[design/flow/run.sh]
#!/bin/bash
# the make line also repeats each setting of config.mk as NAME=value (left out here)
make -C /OpenROAD-flow-scripts/flow DESIGN_CONFIG=/design/flow/config.mk WORK_HOME=/design/flow/orfs CLKGATE_MAP_FILE= finish
[design/flow/constraint.sdc]
create_clock -name core_clock -period 1.43 [get_ports {clk}]
set_input_delay 0.2860 -clock core_clock [delete_from_list [all_inputs] [get_ports {clk}]]
set_output_delay 0.2860 -clock core_clock [all_outputs]
set_load 0.01 [all_outputs]
[design/flow/config.mk]
export PLATFORM = sky130hd
export DESIGN_NAME = cordic
export DESIGN_NICKNAME = cordic
export VERILOG_FILES = /design/flow/design.v
export SDC_FILE = /design/flow/constraint.sdc
export NUM_CORES = 4
export LEC_CHECK = 0
export CAP_MARGIN = 20
export CELL_PAD_IN_SITES_GLOBAL_PLACEMENT = 1
export CORE_MARGIN = 2
export CORE_UTILIZATION = 71
export CTS_CLUSTER_DIAMETER = 44
export GPL_TIMING_DRIVEN = 1
export HOLD_SLACK_MARGIN = -0.04
export MAX_ROUTING_LAYER = met4
export PLACE_DENSITY_LB_ADDON = 0.26
export SLEW_MARGIN = 40
export TNS_END_PERCENT = 50
[design/flow/design.v]
module cordic #(
    parameter data_width = 16,
    parameter iterations = 15
    )(
    input clk,
    input reset_n,
    input logic signed [data_width-1:0] angle,
    input logic signed [data_width-1:0] x_i,
    input logic signed [data_width-1:0] y_i,
    output logic signed [data_width-1:0] cos,
    output logic signed [data_width-1:0] sin,
    input valid_in,
    output logic valid_out
    );
    logic signed [data_width-1:0] atan_table [0:iterations-1];
    assign atan_table[0]  = 'd12867;   
    assign atan_table[1]  = 'd7596;    
    assign atan_table[2]  = 'd4013;    
    assign atan_table[3]  = 'd2037;    
    assign atan_table[4]  = 'd1021;    
    assign atan_table[5]  = 'd511;     
    assign atan_table[6]  = 'd256;     
    assign atan_table[7]  = 'd128;     
    assign atan_table[8]  = 'd64;      
    assign atan_table[9]  = 'd32;      
    assign atan_table[10] = 'd16;      
    assign atan_table[11] = 'd8;       
    assign atan_table[12] = 'd4;       
    assign atan_table[13] = 'd2;       
    assign atan_table[14] = 'd1;       
    logic signed [data_width-1:0] x [0:iterations], y [0:iterations], z [0:iterations];
    logic [$clog2(iterations)-1:0] iteration;
    logic valid_pipe [0:iterations];
    always_ff @(posedge clk or negedge reset_n) begin
        if (!reset_n) begin
            x[0] <= 0;
            y[0] <= 0;
            z[0] <= 0;
            valid_pipe[0] <= 0;
        end else if (valid_in) begin
            case (angle[15:14])
                2'b00: begin
                    x[0] <= x_i;
                    y[0] <= y_i;
                    z[0] <= angle;
                end
                2'b01: begin
                    x[0] <= -y_i;
                    y[0] <= x_i;
                    z[0] <= {2'b00, angle[13:0]};
                end
                2'b10: begin
                    x[0] <= -x_i;
                    y[0] <= -y_i;
                    z[0] <= {2'b11, angle[13:0]};
                end
                2'b11: begin
                    x[0] <= y_i;
                    y[0] <= -x_i;
                    z[0] <= -angle;
                end
            endcase
            valid_pipe[0] <= 1;
        end else begin
            valid_pipe[0] <= 0;
        end
    end
    genvar i;
    generate
        for (i = 0; i < iterations; i = i + 1) begin : cordic_pipeline
            always_ff @(posedge clk or negedge reset_n) begin
                if (!reset_n) begin
                    x[i+1] <= 0;
                    y[i+1] <= 0;
                    z[i+1] <= 0;
                    valid_pipe[i+1] <= 0;
                end else if (valid_pipe[i]) begin
                    if (z[i] < 0) begin
                        x[i+1] <= x[i] + (y[i] >>> i);
                        y[i+1] <= y[i] - (x[i] >>> i);
                        z[i+1] <= z[i] + atan_table[i];
                    end else begin
                        x[i+1] <= x[i] - (y[i] >>> i);
                        y[i+1] <= y[i] + (x[i] >>> i);
                        z[i+1] <= z[i] - atan_table[i];
                    end
                    valid_pipe[i+1] <= 1;
                end else begin
                    valid_pipe[i+1] <= 0;
                end
            end
        end
    endgenerate
    assign cos = x[iterations];
    assign sin = y[iterations];
    assign valid_out = valid_pipe[iterations];
endmodule
==> results of run 1 <==
==> job_summary.md, run 1 <==
### Metrics collected by this job

| Metric | Value |
|---|---|
| Synth Seq Share | `0.306` |
| Simple Share, Synth | `0.111` |
| Error msg | `[ERROR FLW-0024] Place density exceeds 1.0 (current PLACE_DENSITY_LB_ADDON =  0.26). Please check if the value of  PLACE_DENSITY_LB_ADDON is between 0 and 0.99.` |
| Post-synth top cells | `dfrtp_1, ha_1, a21oi_1` |
| XORs/XNORs by Area | `0.105` |
| Cells after Synth | `6641` |
| Ys cells | `~6600` |
| Max-area cell share | `0.306` |
| Post-synth cell types | `about 87` |
| Mux area share | `0.0911` |
| Synthesized area per cell | `around 9.2 um2` |
| Top comb family, area | `AND-OR/OR-AND gates` |
| YS warnings | `6` |
| Async set-reset flop share out of synthesis | `1.00` |
| Core Region | `85100 um2` |
| Last stage | `global placement without I/O` |
| Yosys chip area | `just over 60000 um2` |
| Flops out of synthesis | `approximately 740` |
| Most frequent cell after synthesis | `dfrtp_1` |
| Adder share | `0.160` |
| Die H | `297 um` |
| Die W | `roughly 300 um` |
| Main flop type after synthesis | `dfrtp_1` |
| Status | `did not finish` |
| Top cells by area | `dfrtp_1, ha_1, mux2_2, xnor2_1, a21oi_1` |
| Synthesized area | `60900 um2` |
| Initial Util | `0.715` |
| Rows | `between 100 and 150` |
| Leading area contributor after synthesis | `dfrtp_1` |
| Number of enable flip-flop cells | `0` |
| Die ar. | `88200 um2` |
| Post-Synth AOI/OAI Area | `0.193` |
| Syn Nets | `between 7000 and 8000` |
==> run 2, diff against run 1 <==
- CELL_PAD_IN_SITES_GLOBAL_PLACEMENT: 1 -> default
- CTS_CLUSTER_DIAMETER: 44 -> default
- GPL_TIMING_DRIVEN: 1 -> default
- HOLD_SLACK_MARGIN: -0.04 -> default
- MAX_ROUTING_LAYER: met4 -> default
- PLACE_DENSITY_LB_ADDON: 0.26 -> 0.03
- SLEW_MARGIN: 40 -> 20
- TNS_END_PERCENT: 50 -> 10
- clock period: 1.43 -> 2.59 ns (I/O delays scaled with it)
==> run 2 against run 1 <==
Effect of this change: the run fails in global routing; area after synthesis unchanged; synthesized cell count unchanged; die size unchanged.
==> job_summary.md, run 2 <==
### Metrics collected by this job

| Metric | Value |
|---|---|
| Total track usage | `0.766` |
| Total placed cells including tap cells | `between 9000 and 10000` |
| Synthesized area | `a little over 60000 um2` |
| Post-synth top cells | `dfrtp_1, ha_1, a21oi_1` |
| Error msg | `[ERROR GRT-0116] Global routing finished with congestion. Check the congestion regions in the DRC Viewer.` |
| Initial Util | `0.715` |
| Most frequent cell after synthesis | `dfrtp_1` |
| Core Region | `about 85000 um2` |
| Top comb family, area | `AND-OR/OR-AND gates` |
| CTS sink cnt | `between 700 and 800` |
| Ys cells | `6641` |
| Rows | `between 100 and 150` |
| Simple Share, Synth | `0.111` |
| Last stage | `global routing` |
| Synth Seq Share | `0.306` |
| XORs/XNORs by Area | `0.105` |
| Die ar. | `88200 um2` |
| Status | `did not finish` |
| Post-synth cell types | `slightly below 90` |
| Clk root buf | `clkbuf_16` |
| GP Congestion | `slightly below 1` |
| Max-area cell share | `0.306` |
| Post-Synth AOI/OAI Area | `0.193` |
| Top cells by area | `dfrtp_1, ha_1, mux2_2, xnor2_1, a21oi_1` |
| Mux area share | `0.0911` |
| Port bufs | `between 80 and 90` |
| Grt total ovfl | `between 150 and 200` |
| YS warnings | `6` |
| Main flop type after synthesis | `dfrtp_1` |
| I/O pin count | `roughly 84` |
| Worst-case clock buffer depth | `3` |
| Number of enable flip-flop cells | `0` |
| Die H | `roughly 300 um` |
| Adder share | `0.160` |
| Synthesized area per cell | `between 9 and 10 um2` |
| Flops out of synthesis | `744` |
| Clock buffer count from CTS | `86` |
| Detailed Place HPWL | `roughly 150000 um` |
| Cells after Synth | `around 6600` |
| Syn Nets | `between 7000 and 8000` |
| Die W | `297 um` |
| Dpl ws | `-0.828 ns` |
| H-tree Lvls | `3` |
| Yosys chip area | `60900 um2` |
| Leading area contributor after synthesis | `dfrtp_1` |
| Async set-reset flop share out of synthesis | `1.00` |
==> run 2: timing repair <==
item                                    4_1_cts
resized                                     481
setup buffers                                93
pin swaps                                   238
hold buffers                                  1
endpoints found under the hold margin        22
endpoints found under the setup margin      385
==> run 2: metrics by stage <==
stage	hold WS [ns]	area, um2	TNS, ns
floorplan	0.222	61700	-47.81
global placement	0.410	75000	-83.01
detailed placement	0.410	75000	-118.98
CTS	0.296	81000	-110.70
==> run 2: routing by layer <==
layer / GRT usage / overflow
met1: 0.767 / 4
met2: 0.941 / 77
met3: 0.599 / 13
met4: 0.750 / 92
met5: 0.371 / 3
==> run 3, diff against run 2 <==
- ABC_AREA: default -> 1
- clock period: 2.59 -> 2.29 ns (I/O delays scaled with it)
==> run 3 against run 2 <==
Effect of this change: the flow again stops in global routing; die size is 6.8% higher; synthesized cell count increased by 41%; area after synthesis is 6.9% higher.
==> job_summary.md, run 3 <==
### Metrics collected by this job

| Metric | Value |
|---|---|
| Dpl ws | `-0.675 ns` |
| Post-synth top cells | `nand2_1, inv_1, dfrtp_1` |
| Clk root buf | `clkbuf_16` |
| Worst-case clock buffer depth | `3` |
| Die W | `slightly above 300 um` |
| Yosys chip area | `~65000 um2` |
| Cells after Synth | `9366` |
| Main flop type after synthesis | `dfrtp_1` |
| Max-area cell share | `0.286` |
| Most frequent cell after synthesis | `nand2_1` |
| Total track usage | `1.09` |
| Ys cells | `approximately 9400` |
| Error msg | `[ERROR GRT-0232] Routing congestion too high. Check the congestion heatmap in the GUI.` |
| Core Region | `~91000 um2` |
| Synth Seq Share | `0.286` |
| Simple Share, Synth | `0.281` |
| Post-synth cell types | `roughly 50` |
| Top comb family, area | `simple AND/OR/NAND/NOR gates` |
| Adder share | `0.150` |
| Synthesized area | `65100 um2` |
| Syn Nets | `between 10000 and 15000` |
| Async set-reset flop share out of synthesis | `1.00` |
| Rows | `between 100 and 150` |
| Post-Synth AOI/OAI Area | `0.149` |
| Number of enable flip-flop cells | `0` |
| Status | `did not finish` |
| GP Congestion | `about 1.1` |
| Port bufs | `~83` |
| YS warnings | `6` |
| CTS sink cnt | `between 700 and 800` |
| Detailed Place HPWL | `roughly 160000 um` |
| Mux area share | `0` |
| Flops out of synthesis | `between 700 and 800` |
| I/O pin count | `84` |
| Die H | `around 300 um` |
| Leading area contributor after synthesis | `dfrtp_1` |
| Clock buffer count from CTS | `roughly 84` |
| Initial Util | `0.714` |
| H-tree Lvls | `3` |
| Last stage | `global routing` |
| Die ar. | `94200 um2` |
| Top cells by area | `dfrtp_1, nand2_1, ha_1, inv_1, nand3_1` |
| Grt total ovfl | `~9400` |
| XORs/XNORs by Area | `0.0597` |
| Synthesized area per cell | `6.95 um2` |
-- run 3: repair_timing --
item,CTS
endpoints found under the hold margin,24
hold buffers,1
pin swaps,233
gates resized,511
endpoints found under the setup margin,369
buffers inserted,78
-- run 3: through the flow --
stage | std cells | cell area (um2) | utilization | hold WS (ns) | setup TNS [ns]
after floorplan | 9366 | 65500 | - | 0.162 | -23.20
after global placement | 11895 | 78200 | 0.857 | 0.371 | -63.29
after detailed placement | 11895 | 78200 | 0.857 | 0.373 | -94.75
after CTS | 12128 | 84000 | 0.921 | 0.257 | -85.35
-- run 3: metal layers --
layer / track usage / overflow
met1: 0.960 / 458
met2: 1.35 / 6628
met3: 0.927 / 445
met4: 1.19 / 1792
met5: 0.862 / 61
==> run 4, diff against run 3 <==
- ABC_AREA: 1 -> default
- CTS_CLUSTER_DIAMETER: default -> 375
- CTS_CLUSTER_SIZE: default -> 14
- PLACE_DENSITY_LB_ADDON: 0.03 -> default
- SETUP_SLACK_MARGIN: default -> -0.17
- TNS_END_PERCENT: 10 -> default
- clock period: 2.29 -> 2.39 ns (I/O delays scaled with it)
==> run 4 against run 3 <==
Effect of this change: the run fails in clock tree synthesis; area after synthesis is 6.4% lower; die size down 6.4%; synthesized cell count shrank 29%.
==> job_summary.md, run 4 <==
### Metrics collected by this job

| Metric | Value |
|---|---|
| Leading area contributor after synthesis | `dfrtp_1` |
| Simple Share, Synth | `0.111` |
| Ys cells | `6641` |
| Die H | `around 300 um` |
| Post-synth top cells | `dfrtp_1, ha_1, a21oi_1` |
| XORs/XNORs by Area | `0.105` |
| Last stage | `clock tree synthesis` |
| GP Congestion | `approximately 0.95` |
| Placed Area | `approximately 80000 um2` |
| Yosys chip area | `between 60000 and 70000 um2` |
| YS warnings | `6` |
| Port bufs | `between 80 and 90` |
| Detailed Place HPWL | `157000 um` |
| Synthesized area | `roughly 61000 um2` |
| Synthesized area per cell | `9.17 um2` |
| Cells after Synth | `between 6000 and 7000` |
| Post-Synth AOI/OAI Area | `0.193` |
| Rows | `about 110` |
| Top cells by area | `dfrtp_1, ha_1, mux2_2, xnor2_1, a21oi_1` |
| Total placed cells including tap cells | `roughly 9400` |
| Async set-reset flop share out of synthesis | `1.00` |
| Number of enable flip-flop cells | `0` |
| Top comb family, area | `AND-OR/OR-AND gates` |
| Post-synth cell types | `approximately 87` |
| Syn Nets | `approximately 7400` |
| Die ar. | `slightly below 90000 um2` |
| Max-area cell share | `0.306` |
| Core Region | `85100 um2` |
| Die W | `297 um` |
| Error msg | `[ERROR DPL-0038] Utilization greater than 100%, impossible to legalize` |
| Mux area share | `0.0911` |
| Synth Seq Share | `0.306` |
| I/O pin count | `between 80 and 90` |
| Flops out of synthesis | `approximately 740` |
| Initial Util | `0.715` |
| Adder share | `0.160` |
| Most frequent cell after synthesis | `dfrtp_1` |
| Main flop type after synthesis | `dfrtp_1` |
| Status | `did not finish` |
run 4: stage by stage:
stage               setup slack, ns
floorplan                    -0.720
detailed placement            -1.00
global placement             -0.883
==> run 5, diff against run 4 <==
- CTS_CLUSTER_DIAMETER: 375 -> default
- CTS_CLUSTER_SIZE: 14 -> 99
- PLACE_DENSITY_LB_ADDON: default -> 0.03
- SETUP_SLACK_MARGIN: -0.17 -> default
- TNS_END_PERCENT: default -> 10
- clock period: 2.39 -> 2.66 ns (I/O delays scaled with it)
==> run 5 against run 4 <==
Effect of this change: die size unchanged; synthesized cell count unchanged; area after synthesis unchanged; the run fails in global routing.
==> job_summary.md, run 5 <==
### Metrics collected by this job

| Metric | Value |
|---|---|
| Initial Util | `0.715` |
| Die H | `297 um` |
| Synth Seq Share | `0.306` |
| Ys cells | `6641` |
| Async set-reset flop share out of synthesis | `1.00` |
| Syn Nets | `roughly 7400` |
| Die W | `about 300 um` |
| Number of enable flip-flop cells | `0` |
| Last stage | `global routing` |
| Mux area share | `0.0911` |
| Clock buffer count from CTS | `between 80 and 90` |
| Post-synth top cells | `dfrtp_1, ha_1, a21oi_1` |
| Post-Synth AOI/OAI Area | `0.193` |
| H-tree Lvls | `3` |
| Simple Share, Synth | `0.111` |
| Leading area contributor after synthesis | `dfrtp_1` |
| Yosys chip area | `between 60000 and 70000 um2` |
| YS warnings | `6` |
| Synthesized area per cell | `approximately 9 um2` |
| Status | `did not finish` |
| Synthesized area | `between 60000 and 70000 um2` |
| Flops out of synthesis | `~740` |
| Error msg | `[ERROR GRT-0232] Routing congestion too high. Check the congestion heatmap in the GUI.` |
| Detailed Place HPWL | `138000 um` |
| Post-synth cell types | `about 87` |
| Main flop type after synthesis | `dfrtp_1` |
| CTS sink cnt | `744` |
| Core Region | `about 85000 um2` |
| GP Congestion | `approximately 0.96` |
| XORs/XNORs by Area | `0.105` |
| Worst-case clock buffer depth | `3` |
| Most frequent cell after synthesis | `dfrtp_1` |
| Max-area cell share | `0.306` |
| Grt total ovfl | `~310` |
| Top cells by area | `dfrtp_1, ha_1, mux2_2, xnor2_1, a21oi_1` |
| Rows | `about 110` |
| Adder share | `0.160` |
| Top comb family, area | `AND-OR/OR-AND gates` |
| Total track usage | `0.805` |
| Port bufs | `~83` |
| Cells after Synth | `6641` |
| I/O pin count | `roughly 84` |
| Clk root buf | `clkbuf_16` |
| Die ar. | `~88000 um2` |
==> run 5: per-layer routing <==
| metal | GRT overflow | global-route usage |
|---|---|---|
| met5 | 3 | 0.475 |
| met2 | 136 | 0.944 |
| met1 | 12 | 0.805 |
| met4 | 123 | 0.779 |
| met3 | 32 | 0.682 |
==> run 5: what timing repair did <==
action	4_1_cts
hold buffers	1
buffers inserted	88
resized	510
endpoints found under the setup margin	350
pin swaps	256
endpoints found under the hold margin	37
==> run 5: through the flow <==
step                      setup TNS, ns  area [um2]  setup slack (ns)  instances
after detailed placement         -92.48       74200            -0.744       9117
after global placement           -62.31       74200            -0.652       9117
after floorplan                  -35.38       61600            -0.485       6641
after CTS                        -75.57       80200            -0.635       9359
==> run 6, diff against run 5 <==
- ABC_AREA: default -> 1
- CAP_MARGIN: 20 -> 0
- CORE_ASPECT_RATIO: default -> 0.5
- CTS_CLUSTER_DIAMETER: default -> 232
- CTS_CLUSTER_SIZE: 99 -> default
- PLACE_DENSITY_LB_ADDON: 0.03 -> 0.01
- SETUP_SLACK_MARGIN: default -> 0.72
- TNS_END_PERCENT: 10 -> default
- clock period: 2.66 -> 2.57 ns (I/O delays scaled with it)
==> run 6 against run 5 <==
Effect of this change: the run again fails in global routing; synthesized cell count up 41%; area after synthesis grew 6.9%; die size increased by 7.0%.
==> job_summary.md, run 6 <==
### Metrics collected by this job

| Metric | Value |
|---|---|
| Mux area share | `0` |
| Top cells by area | `dfrtp_1, nand2_1, ha_1, inv_1, nand3_1` |
| Total track usage | `0.796` |
| H-tree Lvls | `3` |
| Syn Nets | `between 10000 and 15000` |
| Cells after Synth | `9366` |
| Die H | `218 um` |
| Post-Synth AOI/OAI Area | `0.149` |
| Most frequent cell after synthesis | `nand2_1` |
| Leading area contributor after synthesis | `dfrtp_1` |
| Status | `did not finish` |
| Detailed Place HPWL | `149000 um` |
| Grt total ovfl | `~950` |
| Synth Seq Share | `0.286` |
| XORs/XNORs by Area | `0.0597` |
| Error msg | `[ERROR GRT-0232] Routing congestion too high. Check the congestion heatmap in the GUI.` |
| Worst-case clock buffer depth | `3` |
| Ys cells | `approximately 9400` |
| Die ar. | `between 90000 and 100000 um2` |
| GP Congestion | `1.00` |
| I/O pin count | `about 84` |
| Placed Area | `between 70000 and 80000 um2` |
| Clk root buf | `clkbuf_16` |
| Initial Util | `0.717` |
| Max-area cell share | `0.286` |
| Main flop type after synthesis | `dfrtp_1` |
| Rows | `78` |
| Yosys chip area | `around 65000 um2` |
| Simple Share, Synth | `0.281` |
| Synthesized area | `~65000 um2` |
| CTS sink cnt | `744` |
| Flops out of synthesis | `about 740` |
| Number of enable flip-flop cells | `0` |
| Post-synth top cells | `nand2_1, inv_1, dfrtp_1` |
| Async set-reset flop share out of synthesis | `1.00` |
| YS warnings | `6` |
| Die W | `approximately 430 um` |
| Clock buffer count from CTS | `approximately 70` |
| Core Region | `slightly above 90000 um2` |
| Synthesized area per cell | `roughly 7.0 um2` |
| Port bufs | `83` |
| Adder share | `0.150` |
| Last stage | `global routing` |
| Post-synth cell types | `roughly 49` |
| Top comb family, area | `simple AND/OR/NAND/NOR gates` |
run 6: layer usage:
layer | overflow | track usage
met3 | 144 | 0.657
met5 | 14 | 0.511
met1 | 104 | 0.818
met2 | 360 | 0.952
met4 | 328 | 0.698
run 6: repair_timing:
item | in CTS
endpoints found under the hold margin | 16
setup endpoints to repair | 570
resized | 1079
hold buffers | 1
buffers inserted | 219
pin swaps | 641
run 6: through the flow:
stage	cells	TNS [ns]	utilization	setup WS, ns
detailed placement	11209	-10.41	0.821	-0.238
CTS	11560	-2.93	0.917	-0.156
global placement	11209	-3.16	0.821	-0.157
floorplan	9366	0	-	0.0156
==> run 7, diff against run 6 <==
- ABC_AREA: 1 -> default
- CAP_MARGIN: 0 -> 15
- CORE_ASPECT_RATIO: 0.5 -> default
- CORE_UTILIZATION: 71 -> 72
- CTS_CLUSTER_DIAMETER: 232 -> 103
- PLACE_DENSITY_LB_ADDON: 0.01 -> default
- SETUP_SLACK_MARGIN: 0.72 -> default
- clock period: 2.57 -> 3.09 ns (I/O delays scaled with it)
==> run 7 against run 6 <==
Effect of this change: the flow again stops in global routing; die size down 7.8%; area after synthesis is 6.4% lower; synthesized cell count down 29%.
==> job_summary.md, run 7 <==
### Metrics collected by this job

| Metric | Value |
|---|---|
| Async set-reset flop share out of synthesis | `1.00` |
| Placed Area | `a little under 70000 um2` |
| Most frequent cell after synthesis | `dfrtp_1` |
| Simple Share, Synth | `0.111` |
| Post-Synth AOI/OAI Area | `0.193` |
| Status | `did not finish` |
| Last stage | `global routing` |
| Top comb family, area | `AND-OR/OR-AND gates` |
| Number of enable flip-flop cells | `0` |
| Main flop type after synthesis | `dfrtp_1` |
| Synth Seq Share | `0.306` |
| Leading area contributor after synthesis | `dfrtp_1` |
| Clock buffer count from CTS | `roughly 84` |
| Post-synth cell types | `approximately 87` |
| Synthesized area per cell | `9.17 um2` |
| Die W | `between 200 and 300 um` |
| Synthesized area | `approximately 61000 um2` |
| Yosys chip area | `a little over 60000 um2` |
| CTS sink cnt | `about 740` |
| Post-synth top cells | `dfrtp_1, ha_1, a21oi_1` |
| H-tree Lvls | `3` |
| Die H | `around 290 um` |
| Worst-case clock buffer depth | `3` |
| I/O pin count | `roughly 84` |
| Top cells by area | `dfrtp_1, ha_1, mux2_2, xnor2_1, a21oi_1` |
| Mux area share | `0.0911` |
| YS warnings | `6` |
| Flops out of synthesis | `approximately 740` |
| Detailed Place HPWL | `about 130000 um` |
| Rows | `roughly 110` |
| Port bufs | `between 80 and 90` |
| Ys cells | `~6600` |
| Adder share | `0.160` |
| Initial Util | `0.728` |
| Max-area cell share | `0.306` |
| Core Region | `~84000 um2` |
| Cells after Synth | `around 6600` |
| GP Congestion | `slightly below 1` |
| Syn Nets | `7447` |
| Clk root buf | `clkbuf_16` |
| XORs/XNORs by Area | `0.105` |
| Die ar. | `about 87000 um2` |
-- run 7: repair_timing --
item	4_1_cts
gates resized	233
setup endpoints to repair	120
setup buffers	64
endpoints found under the hold margin	30
pin swaps	114
hold buffers	1
-- run 7: through the flow --
step / setup slack [ns] / setup TNS, ns / cells
3_5_place_dp: -0.292 / -8.50 / 8424
2_1_floorplan: -0.110 / -0.555 / 6641
4_1_cts: -0.141 / -1.04 / 8640
3_3_place_gp: -0.228 / -2.59 / 8424
==> run 8, diff against run 7 <==
- CAP_MARGIN: 15 -> 20
- CORE_UTILIZATION: 72 -> 71
- CTS_CLUSTER_DIAMETER: 103 -> 309
- CTS_CLUSTER_SIZE: default -> 14
- SETUP_SLACK_MARGIN: default -> -0.15
- clock period: 3.09 -> 2.23 ns (I/O delays scaled with it)
==> run 8 against run 7 <==
Effect of this change: the run fails in clock tree synthesis; synthesized cell count stayed put; area after synthesis stayed put; die size is 1.4% higher.
==> job_summary.md, run 8 <==
### Metrics collected by this job

| Metric | Value |
|---|---|
| Status | `did not finish` |
| Last stage | `clock tree synthesis` |
| Error msg | `[ERROR DPL-0038] Utilization greater than 100%, impossible to legalize` |
| Number of enable flip-flop cells | `0` |
| Main flop type after synthesis | `dfrtp_1` |
| Post-Synth AOI/OAI Area | `0.193` |
| Rows | `between 100 and 150` |
| Ys cells | `6641` |
| Simple Share, Synth | `0.111` |
| Detailed Place HPWL | `~170000 um` |
| I/O pin count | `84` |
| Leading area contributor after synthesis | `dfrtp_1` |
| Dpl ws | `-1.37 ns` |
| Synth Seq Share | `0.306` |
| Synthesized area | `60900 um2` |
| Core Region | `85100 um2` |
| Top comb family, area | `AND-OR/OR-AND gates` |
| Adder share | `0.160` |
| Cells after Synth | `between 6000 and 7000` |
| Post-synth top cells | `dfrtp_1, ha_1, a21oi_1` |
| Synthesized area per cell | `roughly 9 um2` |
| Die H | `a little under 300 um` |
| Placed Area | `between 70000 and 80000 um2` |
| Die W | `approximately 300 um` |
| Top cells by area | `dfrtp_1, ha_1, mux2_2, xnor2_1, a21oi_1` |
| XORs/XNORs by Area | `0.105` |
| Initial Util | `0.715` |
| YS warnings | `6` |
| Most frequent cell after synthesis | `dfrtp_1` |
| Async set-reset flop share out of synthesis | `1.00` |
| Post-synth cell types | `87` |
| Syn Nets | `about 7400` |
| Port bufs | `roughly 83` |
| Max-area cell share | `0.306` |
| GP Congestion | `0.977` |
| Yosys chip area | `~60000 um2` |
| Flops out of synthesis | `~740` |
| Mux area share | `0.0911` |
| Die ar. | `88200 um2` |
[run 8: metrics by stage]
step	utilization	instances
3_5_place_dp	0.935	9568
3_3_place_gp	0.935	9568
2_1_floorplan	-	6641
==> run 9, diff against run 8 <==
- ABC_AREA: default -> 1
- CORE_UTILIZATION: 71 -> 72
- CTS_CLUSTER_DIAMETER: 309 -> default
- CTS_CLUSTER_SIZE: 14 -> default
- PLACE_DENSITY: default -> 0.37
- SETUP_SLACK_MARGIN: -0.15 -> default
- clock period: 2.23 -> 2.76 ns (I/O delays scaled with it)
==> run 9 against run 8 <==
Effect of this change: now fails the layout checks on negative setup slack; area after synthesis rose by 6.9%; die size up 5.3%; synthesized cell count increased by 41%.
==> job_summary.md, run 9 <==
## Implementation flow summary

| Metric | Value |
|---|---|
| Max Slew Vio Count | `0` |
| Post-synth top cells | `nand2_1, inv_1, dfrtp_1` |
| Cells after Synth | `around 9400` |
| Clk slew on worst S/H paths | `~0.060 ns` |
| Initial DRC count | `between 9000 and 10000` |
| Wirelength, routed | `221000 um` |
| Dpl ws | `-0.123 ns` |
| Vias | `roughly 70000` |
| Detailed Place HPWL | `149000 um` |
| CTS tree | `built` |
| Max transition margin | `0.406` |
| Tool warnings | `around 90` |
| DRC errors left | `0` |
| Simple Share, Synth | `0.281` |
| Worst-case clock buffer depth | `3` |
| Crit path to | `x[12][10]` |
| Crit. path cell count | `17` |
| Crit Path Max Fanout | `4` |
| Largest net degree at the start of global routing | `71` |
| Number of enable flip-flop cells | `0` |
| H-tree Lvls | `3` |
| Die ar. | `about 93000 um2` |
| Detail Route Antenna Nets | `0` |
| Adder share | `0.150` |
| Syn Nets | `10172` |
| Flops out of synthesis | `744` |
| Top comb family, area | `simple AND/OR/NAND/NOR gates` |
| Post-synth cell types | `~49` |
| Synthesized area per cell | `between 6 and 7 um2` |
| CTS sink cnt | `744` |
| Crit Path Class | `reg -> reg` |
| XORs/XNORs by Area | `0.0597` |
| Worst slew pin tran | `just under 0.9 ns` |
| Total placed cells including tap cells | `10867` |
| CP startpoint | `y[11][11]` |
| Status | `failed layout checks` |
| Reg2reg setup slack | `-0.16 ns` |
| Synthesized area | `about 65000 um2` |
| Late-Pin Clk Latency | `around 0.7 ns` |
| Total track usage | `0.420` |
| Yosys chip area | `65100 um2` |
| Critical path's most frequent cell | `nand2_1` |
| Endpoint type of the worst setup path | `register` |
| Crit-path slowest cell | `dfrtp_1` |
| Mux area share | `0` |
| Die W | `approximately 300 um` |
| Main flop type after synthesis | `dfrtp_1` |
| Global-route wire length before repair | `between 300000 and 400000 um` |
| Arrival @ worst endpoint | `~3.5 ns` |
| Post-Synth AOI/OAI Area | `0.149` |
| Nets | `approximately 11000` |
| GP Congestion | `between 1 and 1.5` |
| Worst R2R Start | `y[11][11]` |
| Initial Util | `0.725` |
| # fillers | `4918` |
| Req. time, crit path | `3.30 ns` |
| Top cells by area | `dfrtp_1, nand2_1, ha_1, inv_1, nand3_1` |
| Non-Filler Instances | `between 10000 and 15000` |
| Worst hold path class | `in -> async` |
| Number of vias per cell | `6.40` |
| YS warnings | `6` |
| Max-area cell share | `0.286` |
| Area Growth Syn to Fin | `19.9%` |
| Final Hold Violation Tally | `0` |
| Max stage delay on crit path | `approximately 0.41 ns` |
| Drt wl/cell | `19.8 um` |
| Rows | `about 110` |
| Clock buffer count from CTS | `~85` |
| Clk root buf | `clkbuf_16` |
| Port bufs | `around 83` |
| Ys cells | `around 9400` |
| Setup ws final | `-0.158 ns` |
| Most frequent cell after synthesis | `nand2_1` |
| Max cap viols | `0` |
| I/O pin count | `84` |
| Buf/Inv on CP | `4` |
| Leading area contributor after synthesis | `dfrtp_1` |
| Fin crit share | `1.06` |
| Min Tclk post-route | `2.92 ns` |
| Finish-stage setup viols | `roughly 45` |
| Critical R2R Capture | `x[12][10]` |
| RSZ-0062 raised after global routing | `yes` |
| Crit-path cells | `buf_4 -> nor3_4 -> nand2_1 -> ha_1 -> nand2_1 -> nand2_1 -> inv_2 -> ha_4 -> nand2_1 -> inv_1 -> a21boi_4 -> inv_1 -> nand4_1 -> nand2_1 -> nand2_1 -> nand3_1 -> nand2_1` |
| Vias in the first global route | `64855` |
| Async set-reset flop share out of synthesis | `1.00` |
| Worst Clk Skew | `0.0231 ns` |
| Critical Path Start Type | `register` |
| Fail Reasons | `negative setup slack` |
| Core Region | `89900 um2` |
| Drt first pass iters | `18` |
| Final Core Density | `0.869` |
| Synth Seq Share | `0.286` |
| CP delay by family, top | `simple AND/OR/NAND/NOR gates` |
| FF-to-FF path depth | `17` |
| Initial antenna violation count | `4` |
| Fmax | `roughly 340 MHz` |
| Grt total ovfl | `0` |
| Die H | `305 um` |
[run 9: area by class of cell]
class                   instances  area [um2]  area share
diodes                          1        2.50   0.0000320
clock buffers                 112        2380      0.0305
clock inverters                41         566     0.00724
inverters                    1065        4020      0.0515
multi-input cells            7339       45500       0.583
flip-flops and latches        744       18700       0.239
well taps                    1176        1470      0.0188
repair buffers                664        5460      0.0699
[run 9: timing repair]
action / in CTS / in global routing
endpoints found under the setup margin: 87 / 232
pin swaps: 27 / 332
gates resized: 101 / 952
hold endpoints to repair: 38 / 0
setup buffers: 22 / 100
hold buffers: 1 / 0
[run 9: metal layers]
metal  part of all wire  vias to the layer above  global-route usage
met5            0.00024                        -                   0
met4              0.063                        8               0.183
met3               0.11                     1341              0.0724
met2               0.45                     4910               0.680
met1               0.37                    33013               0.556
li1                   -                    31984                   -
[run 9: per-stage QoR]
step           setup TNS [ns]  hold slack (ns)  cell area, um2
2_1_floorplan               0            0.256           65100
3_3_place_gp           -0.470            0.456           70200
3_5_place_dp            -2.66            0.462           70200
4_1_cts               -0.0146            0.477           73700
5_1_grt                -15.37            0.506           78100
6_report                -2.31            0.461           78100
==> run 10, diff against run 9 <==
- ABC_AREA: 1 -> 0
- CTS_CLUSTER_DIAMETER: default -> 372
- CTS_CLUSTER_SIZE: default -> 99
- TNS_END_PERCENT: default -> 20
- clock period: 2.76 -> 1.75 ns (I/O delays scaled with it)
==> run 10 against run 9 <==
Effect of this change: the flow now stops in clock tree synthesis; area after synthesis is 6.4% lower; synthesized cell count is 29% lower; die size is 6.4% lower.
==> job_summary.md, run 10 <==
### Metrics collected by this job

| Metric | Value |
|---|---|
| I/O pin count | `84` |
| Max-area cell share | `0.306` |
| Syn Nets | `~7400` |
| Leading area contributor after synthesis | `dfrtp_1` |
| Die H | `between 200 and 300 um` |
| Flops out of synthesis | `around 740` |
| Synthesized area | `approximately 61000 um2` |
| Post-Synth AOI/OAI Area | `0.193` |
| Adder share | `0.160` |
| GP Congestion | `between 0.9 and 1` |
| Mux area share | `0.0911` |
| Error msg | `[ERROR DPL-0038] Utilization greater than 100%, impossible to legalize` |
| Synthesized area per cell | `9.17 um2` |
| Initial Util | `0.728` |
| Die ar. | `around 87000 um2` |
| Die W | `between 200 and 300 um` |
| Ys cells | `about 6600` |
| Rows | `about 110` |
| Status | `did not finish` |
| XORs/XNORs by Area | `0.105` |
| YS warnings | `6` |
| Port bufs | `approximately 83` |
| Main flop type after synthesis | `dfrtp_1` |
| Detailed Place HPWL | `around 180000 um` |
| Cells after Synth | `6641` |
| Synth Seq Share | `0.306` |
| Async set-reset flop share out of synthesis | `1.00` |
| Number of enable flip-flop cells | `0` |
| Most frequent cell after synthesis | `dfrtp_1` |
| Core Region | `approximately 84000 um2` |
| Top cells by area | `dfrtp_1, ha_1, mux2_2, xnor2_1, a21oi_1` |
| Post-synth cell types | `roughly 87` |
| Last stage | `clock tree synthesis` |
| Yosys chip area | `60900 um2` |
| Post-synth top cells | `dfrtp_1, ha_1, a21oi_1` |
| Top comb family, area | `AND-OR/OR-AND gates` |
| Simple Share, Synth | `0.111` |
[run 10: per-stage QoR]
stage	std cells	area [um2]	worst slack (ns)	setup TNS [ns]
detailed placement	9725	79900	-1.83	-567.79
global placement	9725	79900	-1.51	-457.63
floorplan	6641	62700	-1.38	-348.20
==> run 11, diff against run 10 <==
- ABC_AREA: 0 -> default
- CORE_UTILIZATION: 72 -> 63
- CTS_CLUSTER_DIAMETER: 372 -> default
- CTS_CLUSTER_SIZE: 99 -> default
- TNS_END_PERCENT: 20 -> default
- clock period: 1.75 -> 3.25 ns (I/O delays scaled with it)
==> run 11 against run 10 <==
Effect of this change: now fails the layout checks on negative setup slack; area after synthesis is the same; synthesized cell count did not move; die size grew 14%.
==> job_summary.md, run 11 <==
## Implementation flow summary

| Metric | Value |
|---|---|
| Clock buffer count from CTS | `85` |
| Fail Reasons | `negative setup slack` |
| Comb. cell area | `41800 um2` |
| Late-Pin Clk Latency | `0.67 ns` |
| Endpoint type of the worst setup path | `register` |
| Final Core Density | `0.747` |
| Die W | `about 310 um` |
| Post-synth top cells | `dfrtp_1, ha_1, a21oi_1` |
| Max-area cell share | `0.306` |
| Drt first pass iters | `6` |
| Rows | `roughly 110` |
| # fillers | `~7000` |
| Setup ws final | `-0.0103 ns` |
| Detailed Place HPWL | `between 100000 and 150000 um` |
| Tool warnings | `91` |
| Die ar. | `approximately 99000 um2` |
| Worst slew pin tran | `approximately 0.8 ns` |
| Post-Synth AOI/OAI Area | `0.193` |
| Clk root buf | `clkbuf_16` |
| Syn Nets | `roughly 7400` |
| Cells after Synth | `about 6600` |
| Placed Area | `around 67000 um2` |
| Max transition margin | `0.452` |
| Fmax | `around 310 MHz` |
| Critical path's most frequent cell | `or3_4` |
| Hold Startpoint | `y[15][3]` |
| Largest net degree at the start of global routing | `82` |
| Main flop type after synthesis | `dfrtp_1` |
| Crit. path cell count | `13` |
| Synth Seq Share | `0.306` |
| Top comb family, area | `AND-OR/OR-AND gates` |
| # diodes | `0` |
| Mux area share | `0.0911` |
| Fin crit share | `1.00` |
| Initial antenna violation count | `4` |
| Max stage delay on crit path | `~0.40 ns` |
| Req. time, crit path | `3.79 ns` |
| Critical R2R Capture | `x[10][12]` |
| Core Region | `slightly below 100000 um2` |
| Crit-path slowest cell | `dfrtp_1` |
| Worst-case clock buffer depth | `3` |
| Crit-path cells | `buf_6 -> or3_4 -> or3_4 -> ha_4 -> a21oi_2 -> ha_2 -> or3_4 -> a211oi_4 -> o31ai_4 -> a21o_1 -> a21oi_2 -> xnor2_1 -> mux2_4` |
| Worst hold path class | `reg -> reg` |
| Post-synth cell types | `87` |
| Vias in the first global route | `about 50000` |
| CP startpoint | `y[9][9]` |
| Worst R2R Start | `y[9][9]` |
| Adder share | `0.160` |
| Wirelength, routed | `~160000 um` |
| Crit Path Max Fanout | `3` |
| Max cap viols | `0` |
| DRC errors left | `0` |
| Reg2reg setup slack | `-0.01 ns` |
| Simple Share, Synth | `0.111` |
| Final Hold Violation Tally | `0` |
| Clk slew on worst S/H paths | `around 0.06 ns` |
| Total track usage | `0.319` |
| Worst Clk Skew | `roughly 0.023 ns` |
| Global-route wire length before repair | `259000 um` |
| CP delay by family, top | `simple AND/OR/NAND/NOR gates` |
| Async set-reset flop share out of synthesis | `1.00` |
| Synthesized area per cell | `~9.2 um2` |
| TNS Setup | `-0.0167 ns` |
| H-tree Lvls | `3` |
| Vias | `~50000` |
| Status | `failed layout checks` |
| Arrival @ worst endpoint | `3.80 ns` |
| Yosys chip area | `60900 um2` |
| Ys cells | `between 6000 and 7000` |
| Grt total ovfl | `0` |
| Detail Route Antenna Nets | `0` |
| I/O pin count | `about 84` |
| Crit path to | `x[10][12]` |
| Die H | `between 300 and 400 um` |
| Nets | `between 8000 and 9000` |
| Drt wl/cell | `around 19 um` |
| GP Congestion | `~0.96` |
| Top cells by area | `dfrtp_1, ha_1, mux2_2, xnor2_1, a21oi_1` |
| XORs/XNORs by Area | `0.105` |
| WHS Endpoint | `y[15][3]` |
| Min Tclk post-route | `about 3.3 ns` |
| Critical Path Start Type | `register` |
| Number of vias per cell | `5.99` |
| Number of enable flip-flop cells | `0` |
| Initial Util | `0.633` |
| Buf/Inv on CP | `1` |
| Crit Path Class | `reg -> reg` |
| CTS sink cnt | `744` |
| CTS tree | `built` |
| Max Slew Vio Count | `0` |
| Port bufs | `between 80 and 90` |
| Seq. cell area | `~19000 um2` |
| Synthesized area | `~60000 um2` |
| Hold depth | `1` |
| YS warnings | `6` |
| FF-to-FF path depth | `13` |
| Initial DRC count | `approximately 3700` |
| Leading area contributor after synthesis | `dfrtp_1` |
| Final instance area | `between 70000 and 80000 um2` |
| Finish-stage setup viols | `2` |
| RSZ-0062 raised after global routing | `yes` |
| Most frequent cell after synthesis | `dfrtp_1` |
| Area Growth Syn to Fin | `18.0%` |
| Hold Slack | `roughly 0.48 ns` |
| Flops out of synthesis | `744` |
-- run 11: metrics by stage --
| step | instances | setup slack, ns |
|---|---|---|
| finish | 8545 | -0.0103 |
| CTS | 8498 | -0.0107 |
| floorplan | 6641 | 0.0137 |
| detailed placement | 8334 | -0.162 |
| global route | 8545 | -0.210 |
| global placement | 8334 | -0.135 |
-- run 11: layout make-up --
cell class              instances  area share
multi-input cells            5345       0.582
clock inverters                50     0.00905
repair buffers                670      0.0761
clock buffers                 107      0.0329
flip-flops and latches        744       0.259
well taps                    1276      0.0222
inverters                     353      0.0186
-- run 11: per-layer routing --
metal,GRT usage,share of wire,vias to the layer above
met3,0.0393,0.049,269
met5,0,0.00025,-
li1,-,-,24933
met2,0.530,0.48,1207
met4,0.0851,0.024,6
met1,0.440,0.45,24738
-- run 11: timing repair --
action                     4_1_cts  5_1_grt
setup buffers                    6       48
hold buffers                     1        0
pin swaps                       20      153
gates resized                   59      345
setup endpoints to repair       39      146
hold endpoints to repair         2        0
==> run 12, diff against run 11 <==
- ABC_AREA: default -> 1
- CORE_UTILIZATION: 63 -> 72
- CTS_CLUSTER_DIAMETER: default -> 375
- CTS_CLUSTER_SIZE: default -> 99
- SETUP_SLACK_MARGIN: default -> 0.47
- TNS_END_PERCENT: default -> 20
- clock period: 3.25 -> 1.97 ns (I/O delays scaled with it)
==> run 12 against run 11 <==
Effect of this change: the flow now stops in clock tree synthesis; die size is 6.4% lower; synthesized cell count is 41% higher; area after synthesis is 6.9% higher.
==> job_summary.md, run 12 <==
### Metrics collected by this job

| Metric | Value |
|---|---|
| YS warnings | `6` |
| Adder share | `0.150` |
| Die H | `305 um` |
| Rows | `between 100 and 150` |
| Post-Synth AOI/OAI Area | `0.149` |
| Mux area share | `0` |
| Die W | `roughly 300 um` |
| Yosys chip area | `roughly 65000 um2` |
| Status | `did not finish` |
| Error msg | `[ERROR DPL-0038] Utilization greater than 100%, impossible to legalize` |
| Core Region | `approximately 90000 um2` |
| Placed Area | `83400 um2` |
| Synthesized area per cell | `6.95 um2` |
| Number of enable flip-flop cells | `0` |
| Most frequent cell after synthesis | `nand2_1` |
| Flops out of synthesis | `744` |
| Main flop type after synthesis | `dfrtp_1` |
| Top cells by area | `dfrtp_1, nand2_1, ha_1, inv_1, nand3_1` |
| Post-synth top cells | `nand2_1, inv_1, dfrtp_1` |
| Top comb family, area | `simple AND/OR/NAND/NOR gates` |
| Leading area contributor after synthesis | `dfrtp_1` |
| Last stage | `clock tree synthesis` |
| Die ar. | `a little over 90000 um2` |
| Syn Nets | `10172` |
| GP Congestion | `between 1 and 1.5` |
| Async set-reset flop share out of synthesis | `1.00` |
| XORs/XNORs by Area | `0.0597` |
| Detailed Place HPWL | `around 190000 um` |
| Ys cells | `roughly 9400` |
| Synthesized area | `around 65000 um2` |
| Max-area cell share | `0.286` |
| Post-synth cell types | `49` |
| I/O pin count | `~84` |
| Synth Seq Share | `0.286` |
| Initial Util | `0.725` |
| Port bufs | `slightly above 80` |
| Simple Share, Synth | `0.281` |
| Cells after Synth | `around 9400` |
[run 12: through the flow]
stage	instances	setup TNS, ns	util	worst slack [ns]
2_1_floorplan	9366	-86.40	-	-0.584
3_3_place_gp	12316	-178.19	0.928	-0.766
3_5_place_dp	12316	-256.88	0.928	-0.985
==> run 13, diff against run 12 <==
- ABC_AREA: 1 -> default
- CORE_UTILIZATION: 72 -> 64
- CTS_CLUSTER_DIAMETER: 375 -> default
- CTS_CLUSTER_SIZE: 99 -> default
- PLACE_DENSITY: 0.37 -> default
- SETUP_SLACK_MARGIN: 0.47 -> default
- TNS_END_PERCENT: 20 -> default
- clock period: 1.97 -> 3.18 ns (I/O delays scaled with it)
==> run 13 against run 12 <==
Effect of this change: now fails the layout checks on negative setup slack; synthesized cell count decreased by 29%; area after synthesis shrank 6.4%; die size rose by 5.2%.
==> job_summary.md, run 13 <==
## Implementation flow summary

| Metric | Value |
|---|---|
| Status | `failed layout checks` |
| Fail Reasons | `negative setup slack` |
| Min Tclk post-route | `3.28 ns` |
| Fin crit share | `1.03` |
| YS warnings | `6` |
| Synthesized area | `60900 um2` |
| Crit-path cells | `or3_4 -> buf_4 -> or3_4 -> ha_4 -> a21oi_4 -> ha_4 -> or3_4 -> a211oi_4 -> o31ai_4 -> a21o_1 -> a21oi_2 -> xnor2_1 -> mux2_4` |
| Vias in the first global route | `just over 50000` |
| Cells after Synth | `6641` |
| Leading area contributor after synthesis | `dfrtp_1` |
| RSZ-0062 raised after global routing | `yes` |
| Area Growth Syn to Fin | `20.6%` |
| CP delay by family, top | `simple AND/OR/NAND/NOR gates` |
| Max stage delay on crit path | `a little over 0.4 ns` |
| Post-Synth AOI/OAI Area | `0.193` |
| Finish-stage setup viols | `7` |
| Arrival @ worst endpoint | `roughly 3.8 ns` |
| CP startpoint | `y[9][12]` |
| Number of vias per cell | `6.02` |
| Placed Area | `67600 um2` |
| Crit Path Class | `reg -> reg` |
| Initial DRC count | `3671` |
| XORs/XNORs by Area | `0.105` |
| Detail Route Antenna Nets | `0` |
| Top comb family, area | `AND-OR/OR-AND gates` |
| Buf/Inv on CP | `1` |
| Worst R2R Start | `y[9][12]` |
| Die ar. | `97700 um2` |
| Worst hold path class | `in -> async` |
| Hold_buf cts | `0` |
| Syn Nets | `7447` |
| Final Hold Violation Tally | `0` |
| Drt wl/cell | `around 19 um` |
| H-tree Lvls | `3` |
| Late-Pin Clk Latency | `0.68 ns` |
| Worst-case clock buffer depth | `3` |
| Drt first pass iters | `6` |
| Die W | `313 um` |
| Max transition margin | `0.375` |
| Top cells by area | `dfrtp_1, ha_1, mux2_2, xnor2_1, a21oi_1` |
| FF-to-FF path depth | `13` |
| TNS Setup | `-0.443 ns` |
| Worst slew pin tran | `just over 0.9 ns` |
| Endpoint type of the worst setup path | `register` |
| CTS tree | `built` |
| Setup ws final | `-0.0971 ns` |
| GP Congestion | `roughly 0.93` |
| Final instance area | `around 73000 um2` |
| Req. time, crit path | `~3.7 ns` |
| Post-synth top cells | `dfrtp_1, ha_1, a21oi_1` |
| Synthesized area per cell | `just over 9 um2` |
| Crit path to | `x[10][12]` |
| Global-route wire length before repair | `between 200000 and 300000 um` |
| Port bufs | `around 83` |
| Adder share | `0.160` |
| Critical Path Start Type | `register` |
| Yosys chip area | `60900 um2` |
| Max-area cell share | `0.306` |
| CTS sink cnt | `roughly 740` |
| Tool warnings | `between 90 and 100` |
| Initial Util | `0.643` |
| Hold Slack | `between 0.015 and 0.02 ns` |
| Max cap viols | `0` |
| Rows | `113` |
| Crit. path cell count | `13` |
| Main flop type after synthesis | `dfrtp_1` |
| Most frequent cell after synthesis | `dfrtp_1` |
| Flops out of synthesis | `between 700 and 800` |
| Synth Seq Share | `0.306` |
| Crit Path Max Fanout | `3` |
| Core Region | `roughly 95000 um2` |
| Post-synth cell types | `between 80 and 90` |
| Reg2reg setup slack | `-0.1 ns` |
| Number of enable flip-flop cells | `0` |
| Wirelength, routed | `~160000 um` |
| Fmax | `slightly above 300 MHz` |
| Simple Share, Synth | `0.111` |
| Clock buffer count from CTS | `between 80 and 90` |
| Die H | `between 300 and 400 um` |
| Total track usage | `0.326` |
| Worst Clk Skew | `~0.025 ns` |
| Max Slew Vio Count | `0` |
| Detailed Place HPWL | `about 120000 um` |
| Ys cells | `around 6600` |
| # diodes | `0` |
| Grt total ovfl | `0` |
| Vias | `52146` |
| Dpl ws | `-0.258 ns` |
| Crit-path slowest cell | `or3_4` |
| Clk root buf | `clkbuf_16` |
| Initial antenna violation count | `0` |
| DRC errors left | `0` |
| Largest net degree at the start of global routing | `roughly 77` |
| I/O pin count | `approximately 84` |
| Nets | `around 8100` |
| Clk slew on worst S/H paths | `0.06 ns` |
| Critical R2R Capture | `x[10][12]` |
| Async set-reset flop share out of synthesis | `1.00` |
| Critical path's most frequent cell | `or3_4` |
| Mux area share | `0.0911` |
[run 13: cell type report]
cell class,instances,area [um2]
multi-input combinational,5345,42500
fill,6723,21300
sequential,744,18700
timing repair buffer,791,6410
clock buffer,116,2470
tap,1265,1580
inverter,353,1340
clock inverter,42,507
[run 13: per-stage QoR]
| step | util | std cells |
|---|---|---|
| finish | 0.776 | 8656 |
| global route | 0.776 | 8656 |
| CTS | 0.750 | 8598 |
| detailed placement | 0.714 | 8430 |
| global placement | 0.714 | 8430 |
| floorplan | - | 6641 |
[run 13: per-layer routing]
layer	up-vias	GRT usage	wire length, um
met5	-	0	0
met4	0	0.0917	4060
met3	260	0.0328	8020
met2	1249	0.542	78100
met1	25432	0.454	74300
li1	25205	-	-
[run 13: what timing repair did]
item,4_1_cts,5_1_grt
buffers inserted,10,58
pin swaps,33,217
gates resized,91,464
endpoints found under the setup margin,65,169
==> run 14, diff against run 13 <==
- CELL_PAD_IN_SITES_GLOBAL_PLACEMENT: default -> 1
- CORE_UTILIZATION: 64 -> 68
- CTS_CLUSTER_DIAMETER: default -> 358
- GPL_TIMING_DRIVEN: default -> 1
- HOLD_SLACK_MARGIN: default -> -0.04
- MAX_ROUTING_LAYER: default -> met4
- SETUP_SLACK_MARGIN: default -> 0.27
- TNS_END_PERCENT: default -> 50
- clock period: 3.18 -> 1.43 ns (I/O delays scaled with it)
==> run 14 against run 13 <==
Effect of this change: the run now fails in clock tree synthesis; area after synthesis unchanged; synthesized cell count did not move; die size fell by 5.8%.
==> job_summary.md, run 14 <==
### Metrics collected by this job

| Metric | Value |
|---|---|
| Ys cells | `6641` |
| Leading area contributor after synthesis | `dfrtp_1` |
| Top cells by area | `dfrtp_1, ha_1, mux2_2, xnor2_1, a21oi_1` |
| Synthesized area per cell | `9.17 um2` |
| Error msg | `[ERROR DPL-0038] Utilization greater than 100%, impossible to legalize` |
| Status | `did not finish` |
| Simple Share, Synth | `0.111` |
| Die W | `303 um` |
| Number of enable flip-flop cells | `0` |
| Top comb family, area | `AND-OR/OR-AND gates` |
| Post-synth cell types | `between 80 and 90` |
| Most frequent cell after synthesis | `dfrtp_1` |
| Die ar. | `92000 um2` |
| Synthesized area | `60900 um2` |
| Main flop type after synthesis | `dfrtp_1` |
| GP Congestion | `~1.1` |
| Syn Nets | `around 7400` |
| Die H | `303 um` |
| Detailed Place HPWL | `181000 um` |
| Port bufs | `between 80 and 90` |
| YS warnings | `6` |
| Last stage | `clock tree synthesis` |
| Cells after Synth | `6641` |
| Rows | `approximately 110` |
| Post-synth top cells | `dfrtp_1, ha_1, a21oi_1` |
| Synth Seq Share | `0.306` |
| Max-area cell share | `0.306` |
| Yosys chip area | `60900 um2` |
| Adder share | `0.160` |
| Async set-reset flop share out of synthesis | `1.00` |
| Initial Util | `0.687` |
| Flops out of synthesis | `between 700 and 800` |
| Post-Synth AOI/OAI Area | `0.193` |
| I/O pin count | `roughly 84` |
| XORs/XNORs by Area | `0.105` |
| Mux area share | `0.0911` |
| Core Region | `about 89000 um2` |
run 14: metrics by stage:
stage / area, um2 / hold slack [ns] / std cells / TNS, ns / setup slack, ns
2_1_floorplan: 64200 / -0.00959 / 6641 / -510.96 / -1.68
3_3_place_gp: 82700 / 0.171 / 9905 / -652.64 / -1.78
3_5_place_dp: 82700 / 0.168 / 9905 / -740.86 / -2.13
==> run 15, diff against run 14 <==
- ABC_AREA: default -> 0
- CELL_PAD_IN_SITES_GLOBAL_PLACEMENT: 1 -> 2
- CORE_MARGIN: 2 -> 7
- CORE_UTILIZATION: 68 -> 40
- CTS_CLUSTER_DIAMETER: 358 -> 171
- GPL_ROUTABILITY_DRIVEN: default -> 0
- GPL_TIMING_DRIVEN: 1 -> default
- HOLD_SLACK_MARGIN: -0.04 -> 0.19
- MIN_ROUTING_LAYER: default -> met2
- PLACE_DENSITY: default -> 0.63
- SETUP_SLACK_MARGIN: 0.27 -> default
- SLEW_MARGIN: 20 -> 30
- TNS_END_PERCENT: 50 -> default
- clock period: 1.43 -> 2.9 ns (I/O delays scaled with it)
==> run 15 against run 14 <==
Effect of this change: now fails the layout checks on negative setup slack; synthesized cell count did not move; area after synthesis did not move; die size rose by 78%.
==> job_summary.md, run 15 <==
## Implementation flow summary

| Metric | Value |
|---|---|
| Syn Nets | `7447` |
| Initial DRC count | `7634` |
| # fillers | `13664` |
| Worst hold path class | `in -> async` |
| Synth Seq Share | `0.306` |
| Global-route wire length before repair | `297000 um` |
| Initial Util | `0.402` |
| CP delay by family, top | `AND-OR/OR-AND gates` |
| I/O pin count | `about 84` |
| Comb. cell area | `around 47000 um2` |
| Simple Share, Synth | `0.111` |
| Max Slew Vio Count | `0` |
| Drt wl/cell | `around 19 um` |
| Most frequent cell after synthesis | `dfrtp_1` |
| Initial antenna violation count | `2` |
| Post-Synth AOI/OAI Area | `0.193` |
| RSZ-0062 raised after global routing | `yes` |
| Max cap viols | `0` |
| Nets | `~8900` |
| Number of vias per cell | `around 7.3` |
| YS warnings | `6` |
| Area Growth Syn to Fin | `42.0%` |
| Rows | `approximately 140` |
| Final Hold Violation Tally | `0` |
| Worst R2R Start | `x[9][11]` |
| Async set-reset flop share out of synthesis | `1.00` |
| Finish-stage setup viols | `about 110` |
| Vias | `about 75000` |
| Fin crit share | `1.14` |
| Top comb family, area | `AND-OR/OR-AND gates` |
| Worst Clk Skew | `approximately 0.028 ns` |
| Port bufs | `83` |
| Core Region | `~150000 um2` |
| Top cells by area | `dfrtp_1, ha_1, mux2_2, xnor2_1, a21oi_1` |
| CTS sink cnt | `roughly 740` |
| Cells after Synth | `~6600` |
| Largest net degree at the start of global routing | `a little over 70` |
| Req. time, crit path | `between 3 and 4 ns` |
| Die ar. | `163000 um2` |
| Final Core Density | `0.571` |
| Max-area cell share | `0.306` |
| Total placed cells including tap cells | `between 9000 and 10000` |
| Post-synth cell types | `around 87` |
| Worst-case clock buffer depth | `3` |
| Drt first pass iters | `9` |
| Clock buffer count from CTS | `96` |
| Buf/Inv on CP | `1` |
| Synthesized area per cell | `a little over 9 um2` |
| Final instance area | `86500 um2` |
| Detail Route Antenna Nets | `0` |
| CTS tree | `built` |
| Late-Pin Clk Latency | `just over 0.7 ns` |
| Yosys chip area | `60900 um2` |
| Main flop type after synthesis | `dfrtp_1` |
| Wirelength, routed | `between 150000 and 200000 um` |
| Vias in the first global route | `~84000` |
| Clk slew on worst S/H paths | `approximately 0.070 ns` |
| Endpoint type of the worst setup path | `register` |
| Hold Slack | `between 0.4 and 0.5 ns` |
| Arrival @ worst endpoint | `a little under 4 ns` |
| Fmax | `about 300 MHz` |
| Grt total ovfl | `0` |
| Placed Area | `between 70000 and 80000 um2` |
| Die W | `a little over 400 um` |
| Critical R2R Capture | `y[10][14]` |
| Post-synth top cells | `dfrtp_1, ha_1, a21oi_1` |
| Flops out of synthesis | `between 700 and 800` |
| Crit Path Max Fanout | `3` |
| XORs/XNORs by Area | `0.105` |
| Crit. path cell count | `14` |
| Die H | `404 um` |
| Non-Filler Instances | `approximately 10000` |
| Detailed Place HPWL | `between 100000 and 150000 um` |
| Crit path to | `y[10][14]` |
| CP startpoint | `x[9][11]` |
| Number of enable flip-flop cells | `0` |
| Total track usage | `0.346` |
| Status | `failed layout checks` |
| Crit Path Class | `reg -> reg` |
| Synthesized area | `about 61000 um2` |
| H-tree Lvls | `3` |
| Min Tclk post-route | `3.31 ns` |
| Leading area contributor after synthesis | `dfrtp_1` |
| Seq. cell area | `~19000 um2` |
| Crit-path cells | `nor3_4 -> nand3b_1 -> ha_1 -> inv_1 -> o21ai_1 -> ha_2 -> o21ai_4 -> nor2b_4 -> o31ai_4 -> a21oi_2 -> or4_4 -> a31oi_4 -> xnor2_1 -> mux2_2` |
| Mux area share | `0.0911` |
| Max stage delay on crit path | `roughly 0.44 ns` |
| Tool warnings | `around 92` |
| Reg2reg setup slack | `-0.41 ns` |
| Worst slew pin tran | `between 0.7 and 0.8 ns` |
| Max transition margin | `0.469` |
| Setup ws final | `-0.409 ns` |
| Fail Reasons | `negative setup slack` |
| Clk root buf | `clkbuf_16` |
| Critical Path Start Type | `register` |
| Ys cells | `approximately 6600` |
| FF-to-FF path depth | `14` |
| DRC errors left | `0` |
| Crit-path slowest cell | `or4_4` |
| Adder share | `0.160` |
==> run 15: area by class of cell <==
type                    count  area share
clock buffers             133      0.0330
inverters                 353      0.0157
well taps                2030      0.0294
flip-flops and latches    744       0.216
clock inverters            48     0.00693
diodes                     17    0.000492
repair buffers           1598       0.151
multi-input cells        5345       0.548
==> run 15: through the flow <==
stage	setup WS, ns	setup TNS [ns]
final	-0.409	-11.93
after global routing	-0.559	-31.47
after CTS	-0.320	-8.41
after detailed placement	-0.429	-31.82
after global placement	-0.488	-29.08
after floorplan	-0.227	-1.60
==> run 15: what timing repair did <==
item | CTS | global route
gates cloned | 0 | 0
pin swaps | 426 | 596
endpoints found under the hold margin | 31 | 0
setup buffers | 130 | 147
hold buffers | 2 | 0
endpoints found under the setup margin | 193 | 271
gates resized | 611 | 951
==> run 15: per-layer routing <==
metal	GRT usage	up-vias	share of wire
met2	0.380	20019	0.52
met1	-	27679	0
met4	0.0320	0	0.041
li1	-	26551	-
met3	0.506	1076	0.44
met5	-	-	0
==> run 16, diff against run 15 <==
- ABC_AREA: 0 -> default
- CELL_PAD_IN_SITES_GLOBAL_PLACEMENT: 2 -> default
- CORE_MARGIN: 7 -> 2
- CORE_UTILIZATION: 40 -> 65
- CTS_CLUSTER_DIAMETER: 171 -> default
- GPL_ROUTABILITY_DRIVEN: 0 -> default
- HOLD_SLACK_MARGIN: 0.19 -> default
- MAX_ROUTING_LAYER: met4 -> default
- MIN_ROUTING_LAYER: met2 -> default
- PLACE_DENSITY: 0.63 -> default
- SLEW_MARGIN: 30 -> 20
- clock period: 2.9 -> 3.51 ns (I/O delays scaled with it)
==> run 16 against run 15 <==
Effect of this change: register-to-register slack better by 0.50 ns; worst hold slack worse by 0.41 ns; now clean on timing, DRC and antenna; synthesized cell count stayed put; critical endpoint is now y[8][14]; final area is 21% lower; sequential share of layout area is 5.9 points higher; flip-flop count stayed put; area after synthesis stayed put.
==> job_summary.md, run 16 <==
## Implementation flow summary

| Metric | Value |
|---|---|
| YS warnings | `6` |
| Largest net degree at the start of global routing | `between 80 and 90` |
| Max stage delay on crit path | `about 0.47 ns` |
| Max-area cell share | `0.306` |
| Cells after Synth | `roughly 6600` |
| Die ar. | `a little under 100000 um2` |
| Min Tclk post-route | `between 3 and 4 ns` |
| Die W | `roughly 310 um` |
| Drt first pass iters | `5` |
| Status | `finished clean` |
| Synthesized area per cell | `~9 um2` |
| CP delay by family, top | `AND-OR/OR-AND gates` |
| Async set-reset flop share out of synthesis | `1.00` |
| Tool warnings | `90` |
| Final Hold Violation Tally | `0` |
| Worst-case clock buffer depth | `3` |
| Worst hold path class | `in -> async` |
| Leading area contributor after synthesis | `dfrtp_1` |
| Req. time, crit path | `between 4 and 5 ns` |
| H-tree Lvls | `3` |
| Post-synth cell types | `around 87` |
| Clk root buf | `clkbuf_16` |
| Reg2reg setup slack | `0.09 ns` |
| Synthesized area | `between 60000 and 70000 um2` |
| Mux area share | `0.0911` |
| XORs/XNORs by Area | `0.105` |
| Endpoint type of the worst setup path | `register` |
| TNS Setup | `0 ns` |
| Vias in the first global route | `48473` |
| Most frequent cell after synthesis | `dfrtp_1` |
| Crit-path slowest cell | `dfrtp_1` |
| Initial Util | `0.655` |
| Ys cells | `around 6600` |
| Detail Route Antenna Nets | `0` |
| Drt wl/cell | `between 15 and 20 um` |
| Worst R2R Start | `x[7][11]` |
| Max transition margin | `0.332` |
| Crit path to | `y[8][14]` |
| Worst Clk Skew | `~0.028 ns` |
| Main flop type after synthesis | `dfrtp_1` |
| Critical R2R Capture | `y[8][14]` |
| Detailed Place HPWL | `roughly 120000 um` |
| Max cap viols | `0` |
| Crit-path cells | `or3_1 -> nor2_1 -> a21oi_1 -> xnor2_1 -> ha_1 -> buf_4 -> a21oi_1 -> o21ai_0 -> a31o_2 -> a21oi_1 -> o21ai_0 -> xor2_1 -> mux2_2` |
| FF-to-FF path depth | `13` |
| Late-Pin Clk Latency | `between 0.6 and 0.7 ns` |
| Area Growth Syn to Fin | `11.6%` |
| Simple Share, Synth | `0.111` |
| Wirelength, routed | `about 150000 um` |
| Crit Path Class | `reg -> reg` |
| Die H | `310 um` |
| Crit. path cell count | `13` |
| Initial antenna violation count | `5` |
| Rows | `112` |
| Worst slew pin tran | `~1 ns` |
| Clk slew on worst S/H paths | `around 0.060 ns` |
| Max Slew Vio Count | `0` |
| Final Core Density | `0.730` |
| Yosys chip area | `between 60000 and 70000 um2` |
| Nets | `7658` |
| Global-route wire length before repair | `between 200000 and 300000 um` |
| Crit Path Max Fanout | `5` |
| Port bufs | `83` |
| Synth Seq Share | `0.306` |
| Fmax | `roughly 290 MHz` |
| Placed Area | `between 60000 and 70000 um2` |
| Buf/Inv on CP | `1` |
| CTS sink cnt | `roughly 740` |
| Hold Slack | `~0.048 ns` |
| Critical Path Start Type | `register` |
| Adder share | `0.160` |
| Top cells by area | `dfrtp_1, ha_1, mux2_2, xnor2_1, a21oi_1` |
| CTS tree | `built` |
| Clock buffer count from CTS | `approximately 85` |
| Hold_buf cts | `0` |
| # fillers | `about 7000` |
| Top comb family, area | `AND-OR/OR-AND gates` |
| DRC errors left | `0` |
| Total track usage | `0.320` |
| Number of enable flip-flop cells | `0` |
| RSZ-0062 raised after global routing | `yes` |
| Grt total ovfl | `0` |
| Fin crit share | `0.973` |
| Finish-stage setup viols | `0` |
| Post-synth top cells | `dfrtp_1, ha_1, a21oi_1` |
| Post-Synth AOI/OAI Area | `0.193` |
| Core Region | `93000 um2` |
| CP startpoint | `x[7][11]` |
| Flops out of synthesis | `around 740` |
| Syn Nets | `between 7000 and 8000` |
| I/O pin count | `~84` |
| Final instance area | `roughly 70000 um2` |
| Critical path's most frequent cell | `a21oi_1` |
| Arrival @ worst endpoint | `about 4.0 ns` |
| Vias | `slightly below 50000` |
| Initial DRC count | `~3800` |
| GP Congestion | `around 0.95` |
| Number of vias per cell | `6.07` |
run 16: area by class of cell:
cell class                      instances  area, um2  area share
Clock inverter                         38        513     0.00755
Clock buffer                          121       2430      0.0358
Antenna cell                            5       12.5    0.000184
Sequential cell                       744      18700       0.274
Timing Repair Buffer                  323       2770      0.0408
Inverter                              353       1330      0.0196
Multi-Input combinational cell       5345      40700       0.599
Tap cell                             1254       1570      0.0231
run 16: per-stage QoR:
stage                     worst slack, ns  cells
after floorplan                     0.137   6641
after global placement            -0.0435   8010
after detailed placement          -0.0824   8010
after CTS                         0.00665   8169
after global routing              -0.0699   8182
final                              0.0949   8183
run 16: what timing repair did:
item,in CTS,in global routing
pin swaps,0,16
endpoints found under the setup margin,3,76
gates resized,4,119
buffers inserted,0,8
run 16: per-layer routing:
metal,vias up,part of all wire,track usage
met5,-,0.000097,0
met1,23961,0.45,0.432
met2,1151,0.47,0.539
met3,288,0.042,0.0360
li1,24264,-,-
met4,2,0.034,0.103
